Setup of run D:
## DT
module DT(
        input                   clk,
        input                   reset,
        output                  done,
        output                  sti_rd,
        output  [9:0]           sti_addr,
        input   [15:0]          sti_di,
        output                  res_wr,
        output                  res_rd,
        output  reg [13:0]      res_addr,
        output  reg [7:0]       res_do,
        input   [7:0]           res_di
        );
Size in the first run: roughly 1200 cells after synthesis, about 62 I/O pins, roughly 11000 um2 of cells after synthesis.
make LEC_CHECK=0 ABC_AREA=0 CAP_MARGIN=0 CORE_MARGIN=7 CORE_UTILIZATION=40 CTS_CLUSTER_DIAMETER=63 CTS_CLUSTER_SIZE=24 GPL_ROUTABILITY_DRIVEN=0 MAX_ROUTING_LAYER=met4 PLACE_DENSITY=0.41 SLEW_MARGIN=20 finish   # period 8.03 ns
run.sh (not shown) runs the stock make flow with config.mk's settings and CLKGATE_MAP_FILE=.
The following lists how run A was set up differently from run D:
diff --git a/flow/config.mk b/flow/config.mk
--- a/flow/config.mk
+++ b/flow/config.mk
@@ -9,5 +9,5 @@
 export CAP_MARGIN = 0
-export CORE_MARGIN = 7
+export CORE_MARGIN = 4
 export CORE_UTILIZATION = 40
-export CTS_CLUSTER_DIAMETER = 63
+export CTS_CLUSTER_DIAMETER = 198
 export CTS_CLUSTER_SIZE = 24
@@ -16,2 +16,2 @@
 export PLACE_DENSITY = 0.41
-export SLEW_MARGIN = 20
+export SLEW_MARGIN = 40
==> comparison <==
Per the comparison of run A with run D, highest achievable clock rate +4.8 MHz; reg2reg setup slack -110 ps.
As far as clock transition at the registers of the reported paths is concerned, run D and run A perform about the same.

* * *

DT again, from the RTL that the note above started with.
make LEC_CHECK=0 ABC_AREA=1 CAP_MARGIN=20 CORE_MARGIN=2 CORE_UTILIZATION=70 SETUP_SLACK_MARGIN=-0.3 SLEW_MARGIN=20 finish   # period 6.23 ns
The first run finished but fails on setup timing.
Change:
--- a/flow/config.mk
+++ b/flow/config.mk
@@ -10,4 +10,4 @@
 export CORE_MARGIN = 2
-export CORE_UTILIZATION = 70
-export SETUP_SLACK_MARGIN = -0.3
+export CORE_UTILIZATION = 66
+export CTS_CLUSTER_DIAMETER = 213
 export SLEW_MARGIN = 20
==> flow/constraint.sdc (replaced) <==
create_clock -name core_clock -period 7.13 [get_ports {clk}]
set_input_delay 1.4260 -clock core_clock [delete_from_list [all_inputs] [get_ports {clk}]]
set_output_delay 1.4260 -clock core_clock [all_outputs]
set_load 0.01 [all_outputs]
What happened: With this change the flow ran to the end with no violations; setup slack improved by 1.1 ns; core utilization decreases by 9.1 points; wire length decreases by 16%; register-to-register slack improved by 0.93 ns; power decreases by 17%; cell area decreases by 3.6%; combinational power decreases by 13%.
Change:
--- a/flow/config.mk
+++ b/flow/config.mk
@@ -7,3 +7,2 @@
 export LEC_CHECK = 0
-export ABC_AREA = 1
 export CAP_MARGIN = 20
@@ -11,3 +10,3 @@
 export CORE_UTILIZATION = 66
-export CTS_CLUSTER_DIAMETER = 213
+export SETUP_SLACK_MARGIN = 1.6
 export SLEW_MARGIN = 20
==> flow/constraint.sdc (replaced) <==
create_clock -name core_clock -period 6.23 [get_ports {clk}]
set_input_delay 1.2460 -clock core_clock [delete_from_list [all_inputs] [get_ports {clk}]]
set_output_delay 1.2460 -clock core_clock [all_outputs]
set_load 0.01 [all_outputs]
The new run reached the layout checks and failed them: setup timing.
Power grows by 31%.
Utilization went up by 7.1 points.
First-iteration DRC count falls by 30%.
Sequential power went up by about 20%.
Setup slack loses 1.2 ns.
Change:
--- a/flow/config.mk
+++ b/flow/config.mk
@@ -9,4 +9,3 @@
 export CORE_MARGIN = 2
-export CORE_UTILIZATION = 66
-export SETUP_SLACK_MARGIN = 1.6
+export CORE_UTILIZATION = 40
 export SLEW_MARGIN = 20
==> flow/constraint.sdc (replaced) <==
create_clock -name core_clock -period 8.62 [get_ports {clk}]
set_input_delay 1.7240 -clock core_clock [delete_from_list [all_inputs] [get_ports {clk}]]
set_output_delay 1.7240 -clock core_clock [all_outputs]
set_load 0.01 [all_outputs]
- This time the run went through all stages and came out clean
- design area shrinks by 8.0%
- setup slack is better by 1.3 ns
- non-clock buffer count shrinks by 92

* * *

## lane 1
DT again, from the RTL that the note above started with.
clock: 7.01 ns
lec_check: 0
cap_margin: 15
core_margin: 2
core_utilization: 71
cts_cluster_size: 35
setup_slack_margin: 2.04
slew_margin: 20
In lane 1 the implementation ran to completion but is not tape-out ready, as the final checks report negative setup slack.
Setup changes, lane 1 to lane 2
Settings: CORE_UTILIZATION changed from 71 to 40; CAP_MARGIN changed from 15 to 20; CTS_CLUSTER_SIZE removed (was 35); SETUP_SLACK_MARGIN removed (was 2.04); the clock period (ns, I/O delays scaled along) changed from 7.01 to 9.0.
Results
- Comparing lane 1 against lane 2, there is no change at all in synthesized area per cell.
- Per the comparison of lane 2 with lane 1, sequential cell area share higher; full die area higher; insertion delay at the late pin of the worst-skew pair roughly the same.
- Instance count on the critical path in lane 2 vs lane 1: up 1
- Lane 2 finished every step from synthesis to the final layout, and the layout passed the timing, design-rule and antenna checks.
- Going from lane 1 to lane 2, post-CTS setup buffer count lower, share of power burned in registers lower.
## Diff of input files: lane 3 against lane 2
Settings: GPL_ROUTABILITY_DRIVEN newly set to 1; TNS_END_PERCENT newly set to 20; PLACE_DENSITY_LB_ADDON newly set to 0.3; ABC_AREA newly set to 1; CORE_ASPECT_RATIO newly set to 0.5; CORE_UTILIZATION changed from 40 to 56; CTS_CLUSTER_DIAMETER newly set to 288; CTS_CLUSTER_SIZE newly set to 100.
### Flow results
Between lane 3 and lane 2, the critical path required time figures differ only marginally.
Between lane 3 and lane 2, it is lane 3 whose part of the power in the clock network is higher, by 0.2 points.
Power attributed to combinational cells: lane 2 and lane 3 compared, higher one is lane 2
Lower final area among lane 2 and lane 3: lane 2

* * *

## v18
Starting RTL as in the previous note.
Settings: LEC_CHECK=0, ABC_AREA=1, CAP_MARGIN=15, CELL_PAD_IN_SITES_GLOBAL_PLACEMENT=0, CORE_ASPECT_RATIO=1.32, CORE_MARGIN=3, CORE_UTILIZATION=23, CTS_CLUSTER_DIAMETER=397, CTS_CLUSTER_SIZE=48, GPL_TIMING_DRIVEN=0, HOLD_SLACK_MARGIN=0.27, MAX_ROUTING_LAYER=met5, MIN_ROUTING_LAYER=met2, SETUP_SLACK_MARGIN=-0.52, SLEW_MARGIN=15, TNS_END_PERCENT=80; clock period 5.28 ns.
The layout from v18, despite a flow that completed every stage, fails the layout checks, with the failing checks listed as negative setup slack.
> inputs changed (v18 -> v4)
==> flow/config.mk <==
export PLATFORM = sky130hd
export DESIGN_NAME = DT
export DESIGN_NICKNAME = DT
export VERILOG_FILES = /design/flow/design.v
export SDC_FILE = /design/flow/constraint.sdc
export NUM_CORES = 4
export LEC_CHECK = 0
export CAP_MARGIN = 20
export CORE_MARGIN = 2
export CORE_UTILIZATION = 21
export SLEW_MARGIN = 20
==> flow/constraint.sdc <==
create_clock -name core_clock -period 8.62 [get_ports {clk}]
set_input_delay 1.7240 -clock core_clock [delete_from_list [all_inputs] [get_ports {clk}]]
set_output_delay 1.7240 -clock core_clock [all_outputs]
set_load 0.01 [all_outputs]
Summary of v18 and v4: one run falls short of a clean finish, namely v18. [flow] v18 | stages: complete | final checks: fail | reason: negative setup slack. Changes observed in v4 relative to v18: sequential share of layout area went up by 3.5 points; reported clock group power went down by 40%; critical path depth went down by about 16%; final cell count went down by 17%; final cycle utilization of the critical path went down by 28 points. When the final numbers for v4 and v18 were put side by side, the post-synthesis instance area turned out to be smaller in v4. Compared with v18, in v4 layout-stage area growth over the synthesis result moved down, power in sequential cells saw a decrease, total power decreased about 40%.
Input changes introduced in v27 (baseline for comparison: v4):
diff --git a/flow/config.mk b/flow/config.mk
--- a/flow/config.mk
+++ b/flow/config.mk
@@ -8,4 +8,4 @@
 export CAP_MARGIN = 20
 export CORE_MARGIN = 2
-export CORE_UTILIZATION = 21
+export CORE_UTILIZATION = 40
 export SLEW_MARGIN = 20
==> flow/constraint.sdc <==
create_clock -name core_clock -period 6.32 [get_ports {clk}]
set_input_delay 1.2640 -clock core_clock [delete_from_list [all_inputs] [get_ports {clk}]]
set_output_delay 1.2640 -clock core_clock [all_outputs]
set_load 0.01 [all_outputs]
==> results <==
When v27 is measured against v4, its final cell area excluding filler cells turns out 3.1% higher. Complete run, failing final checks: v27, reason negative setup slack. Count of standard-cell rows of v27 falls short of that of v4 by more than a quarter. Higher power among v27 and v4: v27. The register-to-register slack in v27 sits 2.37 ns below the value recorded for v4. Between v27 and v4, the iteration-0 DRC count of the detailed router is lower for v4. The end-of-flow core utilization in v27 sits 25 points above the value recorded for v4. The final wirelength in v27 was lower than what v4 gave. Side by side, clock-buffer cell count turned out lower in v27 than in v4. Comparing v27 and v4, post-route met1 wirelength is lower on v27.
The following lists how v37 was set up differently from v27:
diff --git a/flow/config.mk b/flow/config.mk
--- a/flow/config.mk
+++ b/flow/config.mk
@@ -8,4 +8,5 @@
 export CAP_MARGIN = 20
 export CORE_MARGIN = 2
-export CORE_UTILIZATION = 40
+export CORE_UTILIZATION = 63
 export SLEW_MARGIN = 20
+export TNS_END_PERCENT = 5
==> flow/constraint.sdc <==
create_clock -name core_clock -period 7.26 [get_ports {clk}]
set_input_delay 1.4520 -clock core_clock [delete_from_list [all_inputs] [get_ports {clk}]]
set_output_delay 1.4520 -clock core_clock [all_outputs]
set_load 0.01 [all_outputs]
[summary]
v37 reports its capturing element of the worst setup path as res_do[4] while v27 reports res_do[0]. v37 vs v27 — part of the power in combinational logic rose 0.3 points. Every stage of v37 finished as expected; the final checks, on the other hand, flagged negative setup slack, which means the layout fails. The placed cell area of v37 falls short of that of v27 by 600 µm². Side by side, worst setup slack turned out higher in v37 than in v27.
[inputs] v15 vs v37
diff --git a/flow/config.mk b/flow/config.mk
--- a/flow/config.mk
+++ b/flow/config.mk
@@ -8,5 +8,5 @@
 export CAP_MARGIN = 20
 export CORE_MARGIN = 2
-export CORE_UTILIZATION = 63
+export CORE_UTILIZATION = 66
+export SETUP_SLACK_MARGIN = 1.48
 export SLEW_MARGIN = 20
-export TNS_END_PERCENT = 5
==> flow/constraint.sdc <==
create_clock -name core_clock -period 6.06 [get_ports {clk}]
set_input_delay 1.2120 -clock core_clock [delete_from_list [all_inputs] [get_ports {clk}]]
set_output_delay 1.2120 -clock core_clock [all_outputs]
set_load 0.01 [all_outputs]
==> results <==
What the final checks of v37 revealed, after a flow that finished every stage, was a layout that fails on negative setup slack. Completing all stages was not enough for v15: its layout failed the final checks because of negative setup slack. Cell area power density: v15 higher than v37. Compared with v37, in v15 number of multi-input logic gates was more or less identical, design area has increased. Die: v15 smaller than v37. In the flow results for v37 and v15, the number of global-route vias before repair is larger on v15. Diff v37..v15 | number of sequential storage elements | negligible.

* * *

Starting RTL as in the previous note.
clock: 9.0 ns
lec_check: 0
abc_area: 1
cap_margin: 20
core_aspect_ratio: 1.87
core_margin: 2
core_utilization: 39
cts_cluster_diameter: 337
cts_cluster_size: 98
place_density: 0.36
setup_slack_margin: -0.8
slew_margin: 20
tns_end_percent: 20
Next try:
--- a/flow/config.mk
+++ b/flow/config.mk
@@ -12,4 +12,3 @@
-export CORE_UTILIZATION = 39
-export CTS_CLUSTER_DIAMETER = 337
-export CTS_CLUSTER_SIZE = 98
-export PLACE_DENSITY = 0.36
+export CORE_UTILIZATION = 40
+export CTS_CLUSTER_DIAMETER = 374
+export CTS_CLUSTER_SIZE = 15
@@ -18 +16,0 @@
-export TNS_END_PERCENT = 20
Result:
- The changed run completed without violations
- setup slack gets better by 20 ps
- synthesized area stays the same
- hold slack got worse by 6.6 ps
- via count rose by 1.4%
- wire length shrinks by 8.2%
- die area is lower by 2.4%
Next try:
--- a/flow/config.mk
+++ b/flow/config.mk
@@ -8 +7,0 @@
-export ABC_AREA = 1
@@ -10 +8,0 @@
-export CORE_ASPECT_RATIO = 1.87
@@ -13,3 +11,4 @@
-export CTS_CLUSTER_DIAMETER = 374
-export CTS_CLUSTER_SIZE = 15
-export SETUP_SLACK_MARGIN = -0.8
+export CTS_CLUSTER_DIAMETER = 265
+export CTS_CLUSTER_SIZE = 100
+export GPL_ROUTABILITY_DRIVEN = 0
+export PLACE_DENSITY_LB_ADDON = 0.3
@@ -16,0 +16 @@
+export TNS_END_PERCENT = 20
The changed run completed without violations; via count drops by about 18%; routed wire length drops by about 20%; utilization came out higher by 0.35 points; power stays flat; first-iteration DRC count is higher by about 13%; sequential cell count does not change; sequential share of layout area grows by 1.7 points.
Next try:
--- a/flow/config.mk
+++ b/flow/config.mk
@@ -8 +8,3 @@
-export CAP_MARGIN = 20
+export ABC_AREA = 1
+export CAP_MARGIN = 5
+export CORE_ASPECT_RATIO = 0.5
@@ -10,2 +12,2 @@
-export CORE_UTILIZATION = 40
-export CTS_CLUSTER_DIAMETER = 265
+export CORE_UTILIZATION = 59
+export CTS_CLUSTER_DIAMETER = 288
@@ -13,2 +15,3 @@
-export GPL_ROUTABILITY_DRIVEN = 0
-export PLACE_DENSITY_LB_ADDON = 0.3
+export GPL_ROUTABILITY_DRIVEN = 1
+export PLACE_DENSITY = 0.42
+export SETUP_SLACK_MARGIN = 2.63
Outcome: Non-clock buffer count rises by 36; routed wire length rises by 32%; maximum frequency rises by 17%; design area rises by 13%; global-route usage rises by 14 points.

* * *

DT again, from the RTL that the note above started with.
## DT
module DT(
        input                   clk,
        input                   reset,
        output                  done,
        output                  sti_rd,
        output  [9:0]           sti_addr,
        input   [15:0]          sti_di,
        output                  res_wr,
        output                  res_rd,
        output  reg [13:0]      res_addr,
        output  reg [7:0]       res_do,
        input   [7:0]           res_di
        );
clock: 6.21 ns
lec_check: 0
cap_margin: 20
core_margin: 2
core_utilization: 58
setup_slack_margin: 1.27
slew_margin: 20
The baseline finished with negative setup slack left.
Change:
ABC_AREA = 1   (was not set)
CORE_UTILIZATION = 68   (was 58)
SETUP_SLACK_MARGIN = -0.26   (was 1.27)
clock period = 6.06 ns   (was 6.21 ns; I/O delays follow)
The changed run reached the layout checks and failed them: negative setup slack.
Final cell count goes up by 24%.
Critical path depth goes up by 6.
Power goes down by 2.7%.
Worst hold slack is better by 56 ps.

* * *

Starting RTL as in the previous note.
make LEC_CHECK=0 CAP_MARGIN=20 CORE_ASPECT_RATIO=0.5 CORE_MARGIN=2 CORE_UTILIZATION=72 CTS_CLUSTER_DIAMETER=396 CTS_CLUSTER_SIZE=72 PLACE_DENSITY=0.38 SETUP_SLACK_MARGIN=1.15 SLEW_MARGIN=20 finish   # period 3.85 ns
The first run aborted during clock tree synthesis (4_1_cts) with DPL-0038.
Then changed:
Settings changed: ABC_AREA from default to 1, CORE_ASPECT_RATIO 0.5 to default, CTS_CLUSTER_DIAMETER 396 to default, CTS_CLUSTER_SIZE 72 to 98, PLACE_DENSITY 0.38 to default, SETUP_SLACK_MARGIN 1.15 to 1.04.
Clock period 3.85 ns to 8.33 ns, I/O delays scaled along.
Outcome: This time the run failed in global routing (5_1_grt) (ODB-0269); synthesized area climbs by 6.1%; die area rises by 5.5%; synthesized cell count increases by 31%.
Then changed:
Settings changed: ABC_AREA 1 to default, CTS_CLUSTER_DIAMETER from default to 396, CTS_CLUSTER_SIZE 98 to default, SETUP_SLACK_MARGIN 1.04 to 0.55.
Clock period 8.33 ns to 4.06 ns, I/O delays scaled along.
The changed run aborted during clock tree synthesis (4_1_cts), error DPL-0033. Die size went down by 5.5%. Synthesized area came out lower by 5.7%. Synthesized cell count goes down by 24%.

* * *

DT again, from the RTL that the note above started with.
Settings: LEC_CHECK=0, CAP_MARGIN=20, CORE_MARGIN=2, CORE_UTILIZATION=72, CTS_CLUSTER_DIAMETER=396, CTS_CLUSTER_SIZE=18, SETUP_SLACK_MARGIN=1.15, SLEW_MARGIN=20; clock period 3.85 ns.
The first run did not get past clock tree synthesis (4_1_cts).
Change:
ABC_AREA = 1   (was not set)
CTS_CLUSTER_DIAMETER = not set   (was 396)
CTS_CLUSTER_SIZE = 24   (was 18)
PLACE_DENSITY = 0.37   (was not set)
SETUP_SLACK_MARGIN = not set   (was 1.15)
clock period = 6.72 ns   (was 3.85 ns; I/O delays follow)
With this change the flow completed and failed the layout checks on negative setup slack.
Die area climbs by 5.9%.
Synthesized cell count came out higher by 31%.
Area after synthesis increases by about 6%.
Power and IR drop assume default switching activity.
